==> inputs of 08-01 <==
==> flow/design.v (excerpt) <==
module cache(
    clk,
    proc_reset,
    proc_read,
    proc_write,
    proc_addr,
    proc_wdata,
    proc_stall,
    proc_rdata,
    mem_read,
    mem_write,
    mem_addr,
    mem_rdata,
    mem_wdata,
    mem_ready
);
make LEC_CHECK=0 CAP_MARGIN=20 CORE_MARGIN=2 CORE_UTILIZATION=45 PLACE_DENSITY=0.5 SLEW_MARGIN=20 TNS_END_PERCENT=5 finish   # period 5.06 ns
run.sh (not shown) runs the stock make flow with config.mk's settings and CLKGATE_MAP_FILE=.
==> 03-27 (differences from 08-01) <==
CAP_MARGIN = 30   (was 20)
CELL_PAD_IN_SITES_DETAIL_PLACEMENT = 0   (was default)
CELL_PAD_IN_SITES_GLOBAL_PLACEMENT = 0   (was default)
CORE_UTILIZATION = 70   (was 45)
CTS_CLUSTER_DIAMETER = 360   (was default)
CTS_CLUSTER_SIZE = 16   (was default)
GPL_ROUTABILITY_DRIVEN = 1   (was default)
PLACE_DENSITY = 0.64   (was 0.5)
SETUP_SLACK_MARGIN = 0.72   (was default)
TNS_END_PERCENT = 55   (was 5)
==> flow/constraint.sdc (replaced) <==
create_clock -name core_clock -period 4.83 [get_ports {clk}]
set_input_delay 0.9660 -clock core_clock [delete_from_list [all_inputs] [get_ports {clk}]]
set_output_delay 0.9660 -clock core_clock [all_outputs]
set_load 0.01 [all_outputs]
==> 06-09 (differences from 08-01) <==
CORE_UTILIZATION = 30   (was 45)
TNS_END_PERCENT = default   (was 5)
==> flow/constraint.sdc (replaced) <==
create_clock -name core_clock -period 8.52 [get_ports {clk}]
set_input_delay 1.7040 -clock core_clock [delete_from_list [all_inputs] [get_ports {clk}]]
set_output_delay 1.7040 -clock core_clock [all_outputs]
set_load 0.01 [all_outputs]
==> 10-25 (differences from 08-01) <==
CORE_UTILIZATION = 52   (was 45)
TNS_END_PERCENT = default   (was 5)
==> flow/constraint.sdc (replaced) <==
create_clock -name core_clock -period 6.22 [get_ports {clk}]
set_input_delay 1.2440 -clock core_clock [delete_from_list [all_inputs] [get_ports {clk}]]
set_output_delay 1.2440 -clock core_clock [all_outputs]
set_load 0.01 [all_outputs]
==> flow_summary.json <==
{
  "clk_share_pct": 6.260,
  "placed_cell_area_sq_um": 67610,
  "seq_area_share_pct": 43.00,
  "rr_worst_depth": 15,
  "clock_latency_ps": 760,
  "cp_max_fo": 42,
  "grt_max_degree": 171,
  "grt_use_total_pct": 37.11,
  "powerComb_mw": 11.1,
  "rsz0062_at_grt": "no",
  "fp.dieH_um": 345.9,
  "status": "timing/DRC/antenna clean",
  "setup_ws_ps": 127.4,
  "max_slew_margin_pct": 21.34,
  "p_comb_share_pct": 33.7,
  "grt_pass1_wl_um": 325300
}
the above is filed under 10-25

==> flow_summary.json <==
{
  "status": "complete, but fails checks",
  "violations": "negative setup slack",
  "p_comb_share_pct": 41.1,
  "clk_share_pct": 2.970,
  "fp.dieH_um": 298.7,
  "rr_worst_depth": 16,
  "grt_pass1_wl_um": 352500,
  "clock_latency_ps": 700,
  "powerComb_mw": 17.6,
  "rsz0062_at_grt": "yes",
  "seq_area_share_pct": 40.25,
  "setup_ws_ps": -121.0,
  "cp_max_fo": 9,
  "max_slew_margin_pct": 26.51,
  "grt_use_total_pct": 54.03,
  "setup_viol": 21,
  "grt_max_degree": 148,
  "overflow": 0
}
the above is filed under 03-27

==> flow_summary.json <==
{
  "status": "complete, but fails checks",
  "violations": "negative setup slack",
  "seq_area_share_pct": 40.42,
  "clock_latency_ps": 780,
  "fp.dieH_um": 371.5,
  "cts-resized-gates": 18,
  "setup_viol": 1,
  "powerComb_mw": 15.1,
  "p_comb_share_pct": 35.6,
  "placed_cell_area_sq_um": 71880,
  "combGateArea_sq_um": 27680,
  "setup_ws_ps": -175.3,
  "rsz0062_at_grt": "yes",
  "chip_area_sq_um": 138000,
  "maxCapViolCount": 0,
  "cp_max_fo": 31,
  "startpoint_type": "input port",
  "grt_use_total_pct": 35.36,
  "grt_max_degree": 105,
  "max_slew_margin_pct": 15.02,
  "place_congestion": 0.9244
}
the above is filed under 08-01

==> flow_summary.json <==
{
  "powerComb_mw": 7.93,
  "setup_ws_ps": 897.1,
  "cp_max_fo": 51,
  "rr_worst_depth": 9,
  "status": "timing/DRC/antenna clean",
  "rsz0062_at_grt": "no",
  "fp.dieH_um": 454.1,
  "grt_use_total_pct": 23.45,
  "clock_latency_ps": 810,
  "p_comb_share_pct": 32.6,
  "max_slew_margin_pct": 19.76
}
the above is filed under 06-09


* * *

==> sierra: inputs <==
Starting RTL as in the previous note.
Settings: LEC_CHECK=0, CAP_MARGIN=5, CELL_PAD_IN_SITES_DETAIL_PLACEMENT=0, CELL_PAD_IN_SITES_GLOBAL_PLACEMENT=0, CORE_ASPECT_RATIO=0.86, CORE_MARGIN=2, CORE_UTILIZATION=72, CTS_CLUSTER_DIAMETER=27, CTS_CLUSTER_SIZE=40, GPL_ROUTABILITY_DRIVEN=1, PLACE_DENSITY_LB_ADDON=0.01, SETUP_SLACK_MARGIN=1.44, SLEW_MARGIN=20, TNS_END_PERCENT=55; clock period 4.85 ns.
==> inputs of ember, as changes to sierra <==
- CAP_MARGIN: 5 -> 20
- CELL_PAD_IN_SITES_DETAIL_PLACEMENT: 0 -> unset
- CELL_PAD_IN_SITES_GLOBAL_PLACEMENT: 0 -> unset
- CORE_ASPECT_RATIO: 0.86 -> unset
- CORE_UTILIZATION: 72 -> 30
- CTS_CLUSTER_DIAMETER: 27 -> unset
- CTS_CLUSTER_SIZE: 40 -> unset
- GPL_ROUTABILITY_DRIVEN: 1 -> unset
- PLACE_DENSITY: unset -> 0.5
- PLACE_DENSITY_LB_ADDON: 0.01 -> unset
- SETUP_SLACK_MARGIN: 1.44 -> unset
- TNS_END_PERCENT: 55 -> unset
==> flow/constraint.sdc (replaced) <==
create_clock -name core_clock -period 10.0 [get_ports {clk}]
set_input_delay 2.0000 -clock core_clock [delete_from_list [all_inputs] [get_ports {clk}]]
set_output_delay 2.0000 -clock core_clock [all_outputs]
set_load 0.01 [all_outputs]
==> inputs of nickel, as changes to sierra <==
- ABC_AREA: unset -> 0
- CAP_MARGIN: 5 -> 0
- CELL_PAD_IN_SITES_DETAIL_PLACEMENT: 0 -> 2
- CELL_PAD_IN_SITES_GLOBAL_PLACEMENT: 0 -> unset
- CORE_ASPECT_RATIO: 0.86 -> 1.1
- CORE_UTILIZATION: 72 -> 40
- CTS_CLUSTER_DIAMETER: 27 -> 354
- CTS_CLUSTER_SIZE: 40 -> unset
- GPL_ROUTABILITY_DRIVEN: 1 -> unset
- GPL_TIMING_DRIVEN: unset -> 0
- HOLD_SLACK_MARGIN: unset -> 0.07
- PLACE_DENSITY: unset -> 0.37
- PLACE_DENSITY_LB_ADDON: 0.01 -> unset
- SETUP_SLACK_MARGIN: 1.44 -> unset
- SLEW_MARGIN: 20 -> 25
- TNS_END_PERCENT: 55 -> unset
==> flow/constraint.sdc (replaced) <==
create_clock -name core_clock -period 10.0 [get_ports {clk}]
set_input_delay 2.0000 -clock core_clock [delete_from_list [all_inputs] [get_ports {clk}]]
set_output_delay 2.0000 -clock core_clock [all_outputs]
set_load 0.01 [all_outputs]
==> reports/results.tsv <==
stage	metric	value	unit
grt	met2_usage	93.9	%
outcome	stop_stage	5_1_grt	
outcome	tool.error	[ERROR GRT-0116] Global routing finished with congestion. Check the congestion regions in the DRC Viewer.	
floorplan	core	83400	sq um
cts	cts-buffers-inserted	229	
placement	dp.cells	6798	
grt	track_usage	81.8	%
floorplan	die_h	273	microns
floorplan	die_area	86800	sq um
floorplan	die_width	317	microns
placement	hpwl	146000	microns
floorplan	num_rows	98	
placement	gp_congestion	0.963	
outcome	status	did not finish	
The numbers above come from sierra.

==> reports/results.tsv <==
stage	metric	value	unit
placement	gp_congestion	0.852	
cts	cts-buffers-inserted	148	
floorplan	die_width	454	microns
final_layout	postLayoutCoreUtil	35.8	%
grt	met3_usage	3.58	%
floorplan	core	202000	sq um
pwr	p_clk	5.39	mW
floorplan	die_area	206000	sq um
placement	hpwl	156000	microns
grt	grt_pass1_vias	44800	
final_layout	layout.area.comb	27600	sq um
floorplan	num_rows	165	
floorplan	die_h	454	microns
placement	dp.cells	7840	
outcome	status	timing/DRC/antenna clean	
grt	track_usage	23.5	%
The numbers above come from ember.

==> reports/results.tsv <==
stage	metric	value	unit
grt	met2_usage	65.4	%
final_timing	setup_ws	-213	ps
final_timing	setup_viol	12	
placement	gp_congestion	0.983	
floorplan	die_h	413	microns
floorplan	die_area	155000	sq um
outcome	status	failed layout checks	
floorplan	core	151000	sq um
outcome	violations	negative setup slack	
placement	hpwl	257000	microns
grt	track_usage	44.7	%
cts	cts-buffers-inserted	145	
cts	cts_tree	yes	
floorplan	die_width	376	microns
placement	dp.cells	7530	
pwr	p_int	13.6	mW
floorplan	num_rows	150	
The numbers above come from nickel.

Power is estimated from default activity; no workload was simulated.
